==> flow/design.v (excerpt) <==
module hopselection(
clk_6M, rstz, p_033us,
regi_isMaster,
ps_pagerespTO,
fk_page,
scancase,
m_half_tslot_p,
connsnewslave, connsnewmaster,
txbit_period, rxbit_period,
fkset_p,   
psackfhs, pagetxfhs, pagetmp, pagerxackfhs ,
corre_threshold,
psrxfhs_succ_p,
psrxfhs,
pstxid,
m_tslot_p, ms_tslot_p,
ps_N_incr_p,
pageAB_2Npage_count, 
Atrain,
regi_interlace_offset, regi_page_k_nudge,
regi_AFH_mode,
regi_AFH_N, regi_AFH_channel_map,
ps, gips, is, giis, page, inquiry, mpr, spr, ir, conns,
prs_clock_frozen, prm_clock_frozen,
CLK, CLKE, CLKN, BD_ADDR,
counter_isFHS,
fk,
fk_chg_p, fk_chg_p_ff,
fk_pstxid
);
make LEC_CHECK=0 ABC_AREA=1 CAP_MARGIN=20 CORE_MARGIN=2 CORE_UTILIZATION=70 CTS_CLUSTER_DIAMETER=232 CTS_CLUSTER_SIZE=37 HOLD_SLACK_MARGIN=0.3 MAX_ROUTING_LAYER=met4 SETUP_SLACK_MARGIN=-1.01 SLEW_MARGIN=20 finish   # period 13.3 ns
run.sh (not shown) runs the stock make flow with config.mk's settings and CLKGATE_MAP_FILE=.
The baseline did not get past global routing (GRT-0116).
Then changed:
Settings changed: CORE_UTILIZATION 70 to 62, CTS_CLUSTER_DIAMETER 232 to default, CTS_CLUSTER_SIZE 37 to 98, HOLD_SLACK_MARGIN 0.3 to default, MAX_ROUTING_LAYER met4 to default, PLACE_DENSITY from default to 0.6, SETUP_SLACK_MARGIN -1.01 to default.
Clock period 13.3 ns to 30.4 ns, I/O delays scaled along.
With this change the flow produced a clean layout.
Synthesized cell count stays the same.
Die area climbs by 13%.
Synthesized area is unchanged.
Then changed:
Settings changed: CORE_UTILIZATION 62 to 72, CTS_CLUSTER_DIAMETER from default to 260, PLACE_DENSITY 0.6 to 0.42.
Clock period 30.4 ns to 14.6 ns, I/O delays scaled along.
This time the run did not get past global routing.
Area after synthesis is unchanged.
Synthesized cell count is unchanged.
Die size is lower by 14%.
Then changed:
Settings changed: ABC_AREA 1 to default, CORE_UTILIZATION 72 to 40, CTS_CLUSTER_DIAMETER 260 to default, CTS_CLUSTER_SIZE 98 to default, PLACE_DENSITY 0.42 to 0.6.
Clock period 14.6 ns to 23.1 ns, I/O delays scaled along.
What happened:
- The new run went through all stages and came out clean
- die size is higher by 81%
- synthesized cell count is lower by 22%
- area after synthesis is higher by 1.9%
Then changed:
Settings changed: CTS_CLUSTER_SIZE from default to 83, PLACE_DENSITY 0.6 to 0.85.
Clock period 23.1 ns to 25.0 ns, I/O delays scaled along.
Effect:
- The new run produced a clean layout
- sequential share of layout area hardly moves
- wire length goes up by 3.5%
- non-clock buffer count goes up by 1
- synthesized cell count stays the same
- final area stays flat
- worst setup slack gets better by 360 ps
- worst hold slack gets worse by 3.9 ps
- sequential cell count does not change


## run A
Starting RTL as in the previous note.
// hopselection
module hopselection(
clk_6M, rstz, p_033us,
regi_isMaster,
ps_pagerespTO,
fk_page,
scancase,
m_half_tslot_p,
connsnewslave, connsnewmaster,
txbit_period, rxbit_period,
fkset_p,   
psackfhs, pagetxfhs, pagetmp, pagerxackfhs ,
corre_threshold,
psrxfhs_succ_p,
psrxfhs,
pstxid,
m_tslot_p, ms_tslot_p,
ps_N_incr_p,
pageAB_2Npage_count, 
Atrain,
regi_interlace_offset, regi_page_k_nudge,
regi_AFH_mode,
regi_AFH_N, regi_AFH_channel_map,
ps, gips, is, giis, page, inquiry, mpr, spr, ir, conns,
prs_clock_frozen, prm_clock_frozen,
CLK, CLKE, CLKN, BD_ADDR,
counter_isFHS,
fk,
fk_chg_p, fk_chg_p_ff,
fk_pstxid
);
clock: 13.2 ns
lec_check: 0
abc_area: 1
cap_margin: 10
core_margin: 2
core_utilization: 72
cts_cluster_diameter: 288
cts_cluster_size: 52
place_density: 0.6
setup_slack_margin: 3.84
slew_margin: 20
4_1_cts: run A exited with error
diff inputs: run A => run B
# run A
export LEC_CHECK = 0
export ABC_AREA = 1
export CAP_MARGIN = 10
export CORE_MARGIN = 2
export CORE_UTILIZATION = 72
export CTS_CLUSTER_DIAMETER = 288
export CTS_CLUSTER_SIZE = 52
export PLACE_DENSITY = 0.6
export SETUP_SLACK_MARGIN = 3.84
export SLEW_MARGIN = 20
create_clock -name core_clock -period 13.2 [get_ports {clk_6M}]
# run B
export LEC_CHECK = 0
export CAP_MARGIN = 10
export CORE_MARGIN = 2
export CORE_UTILIZATION = 72
export CTS_CLUSTER_SIZE = 52
export PLACE_DENSITY = 0.6
export SETUP_SLACK_MARGIN = 3.84
export SLEW_MARGIN = 20
create_clock -name core_clock -period 13.6 [get_ports {clk_6M}]
Run B against run A; average size of a mapped cell is up by more than a quarter.
The synthesized cell count in run B sits 560 below the value recorded for run A.
Synthesized area: run A and run B compared, lower one is run A
Run B | ERROR | 4_1_cts
What run C does differently from run B at the input level:
# run B
export LEC_CHECK = 0
export CAP_MARGIN = 10
export CORE_MARGIN = 2
export CORE_UTILIZATION = 72
export CTS_CLUSTER_SIZE = 52
export PLACE_DENSITY = 0.6
export SETUP_SLACK_MARGIN = 3.84
export SLEW_MARGIN = 20
create_clock -name core_clock -period 13.6 [get_ports {clk_6M}]
# run C
export LEC_CHECK = 0
export CAP_MARGIN = 20
export CORE_MARGIN = 2
export CORE_UTILIZATION = 43
export PLACE_DENSITY = 0.6
export SLEW_MARGIN = 20
create_clock -name core_clock -period 23.1 [get_ports {clk_6M}]
==> results <==
- Summary of run B and run C: one run falls short of a clean finish, namely run B.
- Fraction of registers with async set/reset: run B vs run C identical
- Against run B, run C reports a die size that is higher.
- Relative to run B, the area after detailed placement of run C is lower by about 9%.
Input changes introduced in run D (baseline for comparison: run C):
# run C
export LEC_CHECK = 0
export CAP_MARGIN = 20
export CORE_MARGIN = 2
export CORE_UTILIZATION = 43
export PLACE_DENSITY = 0.6
export SLEW_MARGIN = 20
create_clock -name core_clock -period 23.1 [get_ports {clk_6M}]
# run D
export LEC_CHECK = 0
export CAP_MARGIN = 20
export CORE_MARGIN = 2
export CORE_UTILIZATION = 66
export CTS_CLUSTER_DIAMETER = 238
export MAX_ROUTING_LAYER = met4
export PLACE_DENSITY = 0.6
export SLEW_MARGIN = 20
export TNS_END_PERCENT = 5
create_clock -name core_clock -period 16.2 [get_ports {clk_6M}]
### Flow results
- Per the final summary, run C finished and its layout is clean on timing, DRC and antenna.
- [run D] flow finished | final checks: failed | reasons: negative setup slack
- For the post-route clock period utilization, run D came in 14 points higher than run C did.
- The clock-pin slew on the worst setup and hold paths on run D is in line with that on run C.
- Taking run C as the reference, in run D combinational fraction of the cell area decreased by 2.6 points relative to the old numbers, worst slew margin relative to its limit increased by 1.2 points relative to the old numbers, setup TNS decreased by 8.65 ns relative to the old numbers, routed length on met1 decreased by about 1.8% relative to the old numbers.
- Run D ends up with a final worst slack that is 2.62 ns lower than in run C.
- Run D vs run C: total instance count after detailed placement down slightly
- Cell count of the worst reg-to-reg path, run D and run C: larger value in run C
- Run D vs. run C: via count picked up an extra 2,731, final wirelength rose by about 20%.
